== run A ==
==> flow/design.v (excerpt) <==
module adc_3008(clk, rst, cs, mosi, sck, miso, start, seg0, seg1, seg2, seg3, seg4, seg5);
Size in the first run: about 1,900 cells after synthesis, roughly 55 I/O pins, ~0.014 mm² of cells after synthesis.
clock: 20.0 ns
lec_check: 0
abc_area: 1
cap_margin: 0
core_margin: 2
core_utilization: 55
cts_cluster_diameter: 288
cts_cluster_size: 93
hold_slack_margin: -0.1
slew_margin: 20
tns_end_percent: 15
run.sh (not shown) runs the stock make flow with config.mk's settings and CLKGATE_MAP_FILE=.
Run A completed end to end with timing, DRC and antenna clean.
Inputs modified between run A and run B:
==> flow/config.mk <==
export PLATFORM = sky130hd
export DESIGN_NAME = adc_3008
export DESIGN_NICKNAME = adc_3008
export VERILOG_FILES = /design/flow/design.v
export SDC_FILE = /design/flow/constraint.sdc
export NUM_CORES = 4
export LEC_CHECK = 0
export CAP_MARGIN = 20
export CORE_ASPECT_RATIO = 1.92
export CORE_MARGIN = 8
export CORE_UTILIZATION = 40
export GPL_ROUTABILITY_DRIVEN = 0
export HOLD_SLACK_MARGIN = -0.04
export SLEW_MARGIN = 20
### Flow results
Multi-input gate count, run B vs run A: down by more than 10%. In the reports for run A and run B, the larger synthesis-to-finish area growth belongs to run A. The lower post-route minimum period of run A and run B is in run A. Comparing run A and run B, the lower synthesized cell count is on run B. Diff run A -> run B: fraction of area in multi-input gates went up; clock-buffer cell count went up by 2; largest fanout on the critical path went down 9; fmax now smaller.
Edits applied to the flow inputs when going from run B to run C:
==> flow/config.mk <==
export PLATFORM = sky130hd
export DESIGN_NAME = adc_3008
export DESIGN_NICKNAME = adc_3008
export VERILOG_FILES = /design/flow/design.v
export SDC_FILE = /design/flow/constraint.sdc
export NUM_CORES = 4
export LEC_CHECK = 0
export CAP_MARGIN = 20
export CORE_ASPECT_RATIO = 1.88
export CORE_MARGIN = 2
export CORE_UTILIZATION = 44
export CTS_CLUSTER_DIAMETER = 228
export CTS_CLUSTER_SIZE = 95
export SLEW_MARGIN = 20
export TNS_END_PERCENT = 100
- Compared with run B, run C shows final wirelength that has gone down by a few percent.
- Run C — global-route usage 3.7 points higher, run B as reference
- Between run C and run B, the difference in worst path required time is negligible.
- Met3 wire length (run C vs. run B) decreases by more than 10%
- For the met1 layer usage reported by global route, run C came in 4.6 points higher than run B did.
Setup changes, run C to run D
==> flow/config.mk <==
export PLATFORM = sky130hd
export DESIGN_NAME = adc_3008
export DESIGN_NICKNAME = adc_3008
export VERILOG_FILES = /design/flow/design.v
export SDC_FILE = /design/flow/constraint.sdc
export NUM_CORES = 4
export LEC_CHECK = 0
export ABC_AREA = 1
export CAP_MARGIN = 20
export CORE_ASPECT_RATIO = 1.88
export CORE_MARGIN = 2
export CORE_UTILIZATION = 57
export CTS_CLUSTER_DIAMETER = 223
export CTS_CLUSTER_SIZE = 95
export PLACE_DENSITY = 0.35
export SLEW_MARGIN = 0
export TNS_END_PERCENT = 25
## What came out
Between run C and run D, the flow reports first-iteration detailed-routing DRC count decreasing by a little under 10%.
Changes observed in run D relative to run C: total length of routed met2 wires decreased by 1700 µm relative to the old numbers, share of the clock period used by the worst path after layout went down, die outline area fell by about 23%, shortest clock period the worst path allows after layout moved down.
The minimum setup slack after placement reported for run D is greater than that of run C by 1930 ps.
Run C → run D: power up about 1%; peak clock frequency supported by timing up 20%; area fraction in and, or, nand and nor cells up 10 points; final critical-path setup slack up 2080 ps.

== JK ==
Starting RTL as in the previous note.
## adc_3008
module adc_3008(clk, rst, cs, mosi, sck, miso, start, seg0, seg1, seg2, seg3, seg4, seg5);
clock: 7.0 ns
lec_check: 0
abc_area: 1
cap_margin: 20
core_margin: 2
core_utilization: 71
cts_cluster_diameter: 79
cts_cluster_size: 22
place_density: 0.38
slew_margin: 20
Status: JK FAILED at 5_1_grt (tool error)
Changes in MS relative to JK:
- an added SETUP_SLACK_MARGIN of 1.82
- an added CORE_ASPECT_RATIO of 1.05
- a change of CTS_CLUSTER_SIZE from 22 to 72
- a deleted PLACE_DENSITY that had been 0.38
- a change of CORE_UTILIZATION from 71 to 66
- a change of CTS_CLUSTER_DIAMETER from 79 to 222
Notes after the runs:
Not one of MS and JK finished clean. The layout from MS, despite a flow that completed every stage, fails the layout checks, with the failing checks listed as setup timing. Compared with JK, count of cells resized by post-cts repair in MS decreased by more than a quarter. Summary: with JK as the reference, detailed placement HPWL in MS moved down by a few percent. Comparing JK against MS, there is no change at all in instance count of the mapped netlist. Delta (MS minus JK): die outline height went up; die area went up.
## Diff of input files: AL against MS
- PLACE_DENSITY now 0.35, previously not set
- CTS_CLUSTER_SIZE now 22, was 72
- SETUP_SLACK_MARGIN no longer set, was 1.82
- CTS_CLUSTER_DIAMETER now 44, was 222
- CORE_UTILIZATION now 72, was 66
- CORE_ASPECT_RATIO no longer set, was 1.05
Findings:
The final weighted congestion in routability-driven placement of AL is higher than that of MS.
Between AL and MS, it is AL whose total placed cells including tap cells is lower, by about 1.7%.
Looking at MS and AL, the area share of fa/ha/maj cells after synthesis is a wash.
Of AL and MS, it is AL that has the lower post-CTS setup buffer count.
Seen in the log of AL: GRT-0232 during 5_1_grt, after which the run never completed.
Reported for MS and AL, area of the mapped netlist turned out identical to the last digit.
For the starting density of the core, AL came in 6.8 points higher than MS did.
Standard-cell row count: higher on MS
Comparing placeable core region for MS and AL, the smaller number came from AL.

run 1:
adc_3008 again, from the RTL that the note above started with.
==> flow/config.mk <==
export PLATFORM = sky130hd
export DESIGN_NAME = adc_3008
export DESIGN_NICKNAME = adc_3008
export VERILOG_FILES = /design/flow/design.v
export SDC_FILE = /design/flow/constraint.sdc
export NUM_CORES = 4
export LEC_CHECK = 0
export CAP_MARGIN = 20
export CORE_MARGIN = 2
export CORE_UTILIZATION = 40
export SETUP_SLACK_MARGIN = 0.98
export SLEW_MARGIN = 20
==> flow/constraint.sdc <==
create_clock -name core_clock -period 12.6 [get_ports {clk}]
set_input_delay 2.5200 -clock core_clock [delete_from_list [all_inputs] [get_ports {clk}]]
set_output_delay 2.5200 -clock core_clock [all_outputs]
set_load 0.01 [all_outputs]
Run 1: full flow OK, the timing, DRC and antenna checks passed
Input changes introduced in run 2 (baseline for comparison: run 1):
Settings: CORE_UTILIZATION changed from 40 to 67; CTS_CLUSTER_SIZE newly set to 26; SETUP_SLACK_MARGIN removed (was 0.98); the clock period (ns, I/O delays scaled along) changed from 12.6 to 12.8.
Notes after the runs:
Relative to run 1, die size has decreased by about 40% in run 2. Sort run 1 and run 2 by total number of nets in the final design, ascending, and run 2 comes first. [compare] base=run 1 new=run 2: multi-input gate count neither gained nor lost much; share of power burned in the clock network lost 0.3 points. The final worst-path cycle share reported for run 2 is greater than that of run 1 by 5.4 points. Run 2: highest net fanout along the worst path 4 above run 1. In run 2 relative to run 1, count of buffers not belonging to the clock network in the layout had gone down by more than a quarter. When run 2 is set beside run 1, its critical path depth in cells turns out to be about 4.7% smaller.
Inputs modified between run 2 and run 3:
Settings: ABC_AREA: unset -> 1; CTS_CLUSTER_SIZE: 26 -> 22; CORE_UTILIZATION: 67 -> 65; the clock period (ns, I/O delays scaled along): 12.8 -> 7.0.
Results
- Layout checks on run 3: not met. Flow itself completed; violations: negative setup slack.
- Compared with run 2, in run 3 sequential share of layout area saw a decrease; number of tap cells inserted increased by about 1.9% relative to the old numbers; number of H-tree levels has remained practically unchanged; worst path setup slack after routing fell 3.38 ns.
- The via count in run 3 is 1.17 times that in run 2.
- Total power draw delta (run 3 − run 2): unfavourable
- Tally of buffers added on design ports: run 2 vs run 3 — no meaningful difference
- ~same sequential cell area in run 3 and run 2
- Re standard cell core area: run 2 was lower than run 3.
Input-level comparison between run 4 and run 3:
Settings: setting CORE_ASPECT_RATIO to 1.05 for the first time; removing CTS_CLUSTER_SIZE (formerly 22); changing CORE_UTILIZATION from 65 to 58; changing the clock period (ns, I/O delays scaled along) from 7.0 to 9.27.
Results
Not one of run 3 and run 4 finished clean.
Run 4 ran in full, but the layout does not pass; the checks complain about negative setup slack.
Total vias in the final route delta (run 4 − run 3): favourable
The final reports for run 4 and run 3 show final wirelength lower in the former.
Status: worst clock skew parity (run 4, run 3)
Inputs modified between run 4 and run 5:
Settings: changing CORE_UTILIZATION from 58 to 67; setting CTS_CLUSTER_DIAMETER to 80 for the first time; setting CTS_CLUSTER_SIZE to 72 for the first time; changing the clock period (ns, I/O delays scaled along) from 9.27 to 7.0.
Notes after the runs:
Summary — shortest period the worst path allows, run 5 relative to run 4: higher, by 0.60 ns.
Looking only at clock-buffer cell count, and setting everything else aside, the higher value of run 5 and run 4 goes to run 5.
Total internal power (run 4 / run 5): 0.77
Synthesis-to-layout area growth: run 5 vs run 4, no meaningful difference
Diff run 4 -> run 5 | via count of the first global-routing pass | up by a few percent
The more densely filled core belongs to run 5, not run 4.
Run 5 gives more wire length of the first global-routing pass than run 4 did.
Per the comparison of run 5 with run 4, total power rose 0.43 mW, routed length per instance rose 25%.
Run 5 against run 4; number of logic stages on the critical path including buffering is down by more than 10%.
On run 5: hold slack is 0.0041 ns lower than what run 4 gave.
Run 5 finished every stage; the final checks, however, were not passed, the failures being negative setup slack.
What run 6 does differently from run 5 at the input level:
Settings: a deleted CORE_ASPECT_RATIO that had been 1.05; a deleted CTS_CLUSTER_DIAMETER that had been 80; a deleted CTS_CLUSTER_SIZE that had been 72; a change of CORE_UTILIZATION from 67 to 71; a change of the clock period (ns, I/O delays scaled along) from 7.0 to 31.8.
### Flow results
Looking at the reports, run 6 completed the entire flow and the layout it produced met the timing, DRC and antenna checks.
Min global router's overall resource usage across run 6 and run 5: run 6
Per the comparison of run 6 with run 5, worst endpoint data arrival time went up 0.39 ns, worst slack on hold paths increased by 0.016 ns relative to the old numbers, clock skew about even, clock period minus worst slack shows an increase of 0.45 ns.
The run showing the smaller pin count of the biggest net entering global routing is run 6.
Run 6 vs. run 5: floorplan die width went down by about 0.45%.
Changes observed in run 6 relative to run 5: portion of total power attributed to the clock network now sits higher, setup-violating endpoint count in the final report now sits lower, multi-input logic cell count now sits at about the same level.

== v12 ==
The RTL this note starts from:
==> flow/design.v <==
module seven_seg(en,in,seg);
input [3:0] in;
input en;
output [7:0] seg;
reg [7:0] seg;
always@(en or in)
begin
 if (!en) seg=8'b11111111;
 else case(in)
 4'd0: seg=8'b11000000;
 4'd1: seg=8'b11111001;
 4'd2: seg=8'b10100100;
 4'd3: seg=8'b10110000;
 4'd4: seg=8'b10011001;
 4'd5: seg=8'b10010010;
 4'd6: seg=8'b10000010;
 4'd7: seg=8'b11011000;
 4'd8: seg=8'b10000000;
 4'd9: seg=8'b10010000;
 default: seg=8'b11111111;
 endcase
 end
 endmodule 
module seven_seg_dot (en,in,seg);
input [3:0] in;
input en;
output [7:0] seg;
reg [7:0] seg;
always@(en or in)
begin
 if (!en) seg=8'b11111111;
 else case(in)
 4'd0: seg=8'b01000000;
 4'd1: seg=8'b01111001;
 4'd2: seg=8'b00100100;
 4'd3: seg=8'b00110000;
 4'd4: seg=8'b00011001;
 4'd5: seg=8'b00010010;
 4'd6: seg=8'b00000010;
 4'd7: seg=8'b01011000;
 4'd8: seg=8'b00000000;
 4'd9: seg=8'b00010000;
 default: seg=8'b11111111;
 endcase
 end
 endmodule 
module bcd_8421 (clk, rst, data, unit, ten, hun, thou, ten_thou, hun_thou);
input clk, rst;
input [19:0] data;
output [3:0] unit, ten, hun, thou, ten_thou, hun_thou;
reg [5:0]  cnt_shift;
reg [43:0] data_shift;  
reg        shift_sig;
reg [3:0]  unit, ten, hun, thou, ten_thou, hun_thou;
always@(posedge clk or posedge rst)
if (rst)
cnt_shift <= 5'd0;
else if (cnt_shift == 5'd21 && shift_sig == 1'b0)
cnt_shift <= 5'd0;
else if (shift_sig == 1'b0)
cnt_shift <= cnt_shift +1'b1;
else 
cnt_shift <= cnt_shift;
always@(posedge clk or posedge rst)
if (rst)
data_shift <= 44'b0;
else if (cnt_shift == 5'd0 && shift_sig == 1'b0)
data_shift <= {24'd0, data};
else if ((cnt_shift <= 5'd20) && (shift_sig == 1'b1))
begin
data_shift[23:20] <= (data_shift[23:20] > 4'b0100)?(data_shift[23:20] + 4'b0011):(data_shift[23:20]);
data_shift[27:24] <= (data_shift[27:24] > 4'b0100)?(data_shift[27:24] + 4'b0011):(data_shift[27:24]);
data_shift[31:28] <= (data_shift[31:28] > 4'b0100)?(data_shift[31:28] + 4'b0011):(data_shift[31:28]);
data_shift[35:32] <= (data_shift[35:32] > 4'b0100)?(data_shift[35:32] + 4'b0011):(data_shift[35:32]);
data_shift[39:36] <= (data_shift[39:36] > 4'b0100)?(data_shift[39:36] + 4'b0011):(data_shift[39:36]);
data_shift[43:40] <= (data_shift[43:40] > 4'b0100)?(data_shift[43:40] + 4'b0011):(data_shift[43:40]);
end
else if ((cnt_shift <= 5'd20) && (shift_sig == 1'b0))
data_shift <= data_shift << 1;
else 
data_shift <= data_shift;
always@(posedge clk or posedge rst)
if(rst == 1'b1)
shift_sig <= 1'b1;
else 
shift_sig <= ~shift_sig;
always@(posedge clk or posedge rst)
if(rst)
begin
unit <= 4'd0;
ten  <= 4'd0;
hun  <= 4'd0;
thou <= 4'd0;
ten_thou <= 4'd0;
hun_thou <= 4'd0;
end
else if (cnt_shift == 5'd21)
begin
 unit  <= data_shift[23:20];
 ten   <= data_shift[27:24];
 hun   <= data_shift[31:28];
 thou  <= data_shift[35:32];
 ten_thou <= data_shift[39:36];
 hun_thou <= data_shift[43:40];
 end
 endmodule
module adc_3008(clk, rst, cs, mosi, sck, miso, start, seg0, seg1, seg2, seg3, seg4, seg5); 
input clk, rst;
input miso;
input start;
output reg cs;
output reg mosi, sck;
output [7:0] seg0, seg1, seg2, seg3, seg4, seg5;
reg [2:0] state;     
reg [7:0] cnt_clk;   
reg [4:0] cnt_sck;   
reg [3:0] cnt_bit;   
reg [2:0] cnt_byte; 
reg rd_sig;          
reg [10:0] data_reg; 
reg [9:0] data_out;  
reg send_data_sig;   
reg [31:0] cnt;      
reg start_sig;       
wire [3:0] unit;
wire [3:0] ten; 
wire [3:0] hun; 
wire [3:0] thou; 
wire [3:0] ten_thou;
wire [3:0] hun_thou;
wire [19:0] data_bcd;
wire [19:0] data_bcd_vol;
assign data_bcd = {10'b0, data_out};
assign data_bcd_vol = (data_bcd*20'd479)/20'd1023;
parameter [2:0] INTIAL = 3'd0,
                WAIT_START = 3'd1,
                WRITE = 3'd2,
		READ = 3'd3,
		WAIT_END = 3'd4,
		END = 3'd5;
parameter WR_IN = 11'b000001_10010;
parameter cnt_clk_max = 8'd219;
parameter cnt_max = 32'd1_999;
always@(posedge clk or posedge rst)
if (rst)
cnt <= 32'd0;
else if (cnt == cnt_max)
cnt <= 32'd0;
else if (start == 1'b1)
cnt <= cnt + 1'b1;
always@(posedge clk or posedge rst)
if (rst)
start_sig <= 1'b0;
else if (start == 1'b1 && cnt == cnt_max)  
start_sig <= 1'b1;
else 
start_sig <= 1'b0;
always@(posedge clk or posedge rst)
if (rst)
state <= INTIAL;
else 
case(state)
INTIAL: if (start_sig == 1'b1)
        state <= WAIT_START;
		  else 
		  state <= INTIAL;
WAIT_START: if (cnt_byte == 3'd0 && cnt_clk == cnt_clk_max)
            state <= WRITE;
            else 
            state <= WAIT_START;			
WRITE: if (cnt_byte == 3'd1 && cnt_clk == cnt_clk_max)
       state <= READ;
	   else 
	   state <= WRITE;
READ: if (cnt_byte == 3'd2 && cnt_clk == cnt_clk_max)
      state <= WAIT_END;
      else 
      state <= READ;	  
WAIT_END: if (cnt_byte == 3'd3 && cnt_clk == cnt_clk_max)
          state <= END;
		    else 
		    state <= WAIT_END;
END: if (cnt_byte == 3'd4 && cnt_clk == cnt_clk_max)
     state <= INTIAL;
     else 
     state <= END;
default: state <= INTIAL;
endcase
always@(posedge clk or posedge rst)
if (rst)
cnt_clk <= 8'd0;
else if (state == INTIAL)
cnt_clk <= 8'd0;
else if (cnt_clk == cnt_clk_max) 
cnt_clk <= 8'd0;
else if (state != INTIAL)
cnt_clk <= cnt_clk + 1'b1;
always@(posedge clk or posedge rst)
if (rst)
cnt_byte <= 3'd0;
else if (cnt_byte == 3'd4 && cnt_clk == cnt_clk_max)
cnt_byte <= 3'd0;
else if (cnt_clk == cnt_clk_max)
cnt_byte <= cnt_byte + 1'b1;
always@(posedge clk or posedge rst)
if (rst)
cnt_sck <= 5'd0;
else if (state == WRITE && cnt_byte == 3'd1 && cnt_sck == 5'd19)
cnt_sck <= 5'd0;
else if (state ==READ && cnt_byte == 3'd2 && cnt_sck == 5'd19)
cnt_sck <= 5'd0;
else if (state == WRITE && cnt_byte == 3'd1)
cnt_sck <= cnt_sck + 1'b1;
else if (state ==READ && cnt_byte == 3'd2)
cnt_sck <= cnt_sck + 1'b1;
else 
cnt_sck <= 1'b0;
always@(posedge clk or posedge rst)
if (rst)
sck <= 1'b0;
else if (cnt_sck == 5'd0 && cnt_byte == 3'd3)
sck <= 1'b0;
else if (cnt_sck == 5'd0 && cnt_byte == 3'd1 && cnt_bit >= 4'd5)
sck <= 1'b0;
else if (cnt_sck == 5'd10 && cnt_byte == 3'd1 && cnt_bit >= 4'd5)
sck <= 1'b1;
else if (cnt_sck == 5'd0 && cnt_byte == 3'd2)
sck <= 1'b0;
else if (cnt_sck == 5'd10 && cnt_byte == 3'd2)
sck <= 1'b1;
else 
sck <= sck;
always@(posedge clk or posedge rst)
if (rst)
cnt_bit <= 4'd0;
else if (cnt_bit == 4'd10 && cnt_sck == 5'd10)
cnt_bit <= 4'd0;
else if (cnt_sck == 5'd10)
cnt_bit <= cnt_bit + 1'b1;
always@(posedge clk or posedge rst)
if (rst)
cs <= 1'b1;
else if (start_sig == 1'b1)
cs <= 1'b0;
else if (cnt_byte == 3'd3 && cnt_clk == cnt_clk_max && state == WAIT_END)
cs <= 1'b1;
always@(posedge clk or posedge rst)
if (rst)
mosi <= 1'b0;
else if (state == WRITE && cnt_byte == 4'd1 && cnt_sck == 5'd0)
mosi <= WR_IN[10-cnt_bit];
else if (state != WRITE)
mosi <= 1'b0;
always@(posedge clk or posedge rst)
if (rst)
rd_sig <= 1'b0;
else if (state == READ && cnt_byte == 4'd2 && cnt_sck == 5'd9)
rd_sig <= 1'b1;
else 
rd_sig <= 1'b0;
always@(posedge clk or posedge rst)
if (rst)
data_reg <= 11'd0;
else if (rd_sig == 1'b1)
data_reg <= {data_reg[9:0], miso};
always@(posedge clk or posedge rst)
if (rst)
send_data_sig <= 1'b0;
else if (cnt_byte == 4'd2 && cnt_clk == cnt_clk_max)
send_data_sig <= 1'b1;
else 
send_data_sig <= 1'b0;
always@(posedge clk or posedge rst)
if (rst)
data_out <= 10'd0;
else if (send_data_sig == 1'b1)
data_out <= data_reg[9:0];
else 
data_out <= data_out;
bcd_8421 bcd_8421_inst(
.clk(clk), 
.rst(rst), 
.data(data_bcd_vol), 
.unit(unit), 
.ten(ten), 
.hun(hun), 
.thou(thou), 
.ten_thou(ten_thou), 
.hun_thou(hun_thou)
);
seven_seg s0(
.en(1'b1),
.in(unit), 
.seg(seg0));
seven_seg s1(
.en(1'b1),
.in(ten), 
.seg(seg1));
seven_seg_dot s2(
.en(1'b1),
.in(hun), 
.seg(seg2));
seven_seg s3(
.en(1'b1),
.in(thou), 
.seg(seg3));
seven_seg s4(
.en(1'b1),
.in(ten_thou), 
.seg(seg4));
seven_seg s5(
.en(1'b1),
.in(hun_thou), 
.seg(seg5));
endmodule
Settings: LEC_CHECK=0, ABC_AREA=1, CAP_MARGIN=20, CELL_PAD_IN_SITES_DETAIL_PLACEMENT=0, CELL_PAD_IN_SITES_GLOBAL_PLACEMENT=1, CORE_ASPECT_RATIO=1.88, CORE_MARGIN=2, CORE_UTILIZATION=15, CTS_CLUSTER_DIAMETER=130, CTS_CLUSTER_SIZE=95, GPL_ROUTABILITY_DRIVEN=0, GPL_TIMING_DRIVEN=0, HOLD_SLACK_MARGIN=-0.07, MAX_ROUTING_LAYER=met4, SETUP_SLACK_MARGIN=1.33, SLEW_MARGIN=20, TNS_END_PERCENT=40; clock period 19.1 ns.
Input-level comparison between v27 and v12:
==> flow/config.mk <==
export PLATFORM = sky130hd
export DESIGN_NAME = adc_3008
export DESIGN_NICKNAME = adc_3008
export VERILOG_FILES = /design/flow/design.v
export SDC_FILE = /design/flow/constraint.sdc
export NUM_CORES = 4
export LEC_CHECK = 0
export CAP_MARGIN = 20
export CORE_MARGIN = 2
export CORE_UTILIZATION = 40
export SLEW_MARGIN = 20
==> flow/constraint.sdc <==
create_clock -name core_clock -period 12.6 [get_ports {clk}]
set_input_delay 2.5200 -clock core_clock [delete_from_list [all_inputs] [get_ports {clk}]]
set_output_delay 2.5200 -clock core_clock [all_outputs]
set_load 0.01 [all_outputs]
Findings:
- v27 finished end to end and its layout was clean on timing, DRC and antenna.
- v27 vs v12 — hold slack dropped 0.012 ns.
- AND-OR/OR-AND gates as the largest combinational cell category by area was reported by v27, and simple AND/OR/NAND/NOR gates by v12.
- Going from v12 to v27, global-route usage over all layers increased 9.0 points; number of filler instances in the final layout decreased about 70%; cell area decreased 1000 sq um.
For v32, these inputs were changed with respect to v27:
==> flow/constraint.sdc <==
create_clock -name core_clock -period 20.0 [get_ports {clk}]
set_input_delay 4.0000 -clock core_clock [delete_from_list [all_inputs] [get_ports {clk}]]
set_output_delay 4.0000 -clock core_clock [all_outputs]
set_load 0.01 [all_outputs]
Results
Higher combined global-route utilization of all metal layers was reported by v32, not v27. v32 vs v27, area added between synthesis and finish went down by 0.83 points. v32 finished every stage and its layout cleared the timing, DRC and antenna checks. Relative to v27, sequential share of layout area has gone up in v32. From v27 to v32 the numbers moved as follows: timing-limited maximum frequency moved down; global routing met1 resource utilization decreased by 0.55 points relative to the old numbers; post-synth area from yosys stat neither gained nor lost much; via count has remained practically unchanged. v27 ended up with data_out[0] as its launch point of the worst path; v32 ended up with data_out[7]. Comparing clock power for v27 and v32, the bigger number came from v27. Number of sequential cells: v32 vs v27 identical. The final reports for v32 and v27 show power share of the clock group lower in the former.
Relative to v32, the following input files were edited for v57:
--- a/flow/config.mk
+++ b/flow/config.mk
@@ -7,5 +7,10 @@
 export LEC_CHECK = 0
+export ABC_AREA = 1
 export CAP_MARGIN = 20
+export CORE_ASPECT_RATIO = 1.05
 export CORE_MARGIN = 2
-export CORE_UTILIZATION = 40
+export CORE_UTILIZATION = 44
+export CTS_CLUSTER_DIAMETER = 223
+export CTS_CLUSTER_SIZE = 95
 export SLEW_MARGIN = 20
+export TNS_END_PERCENT = 25
==> results <==
Relative to v32, the non-clock buffer share of cell area of v57 is lower by 0.16 points.
Going from v32 to v57, maximum frequency higher, synthesized cell count higher.
Power is estimated from default activity; no workload was simulated.
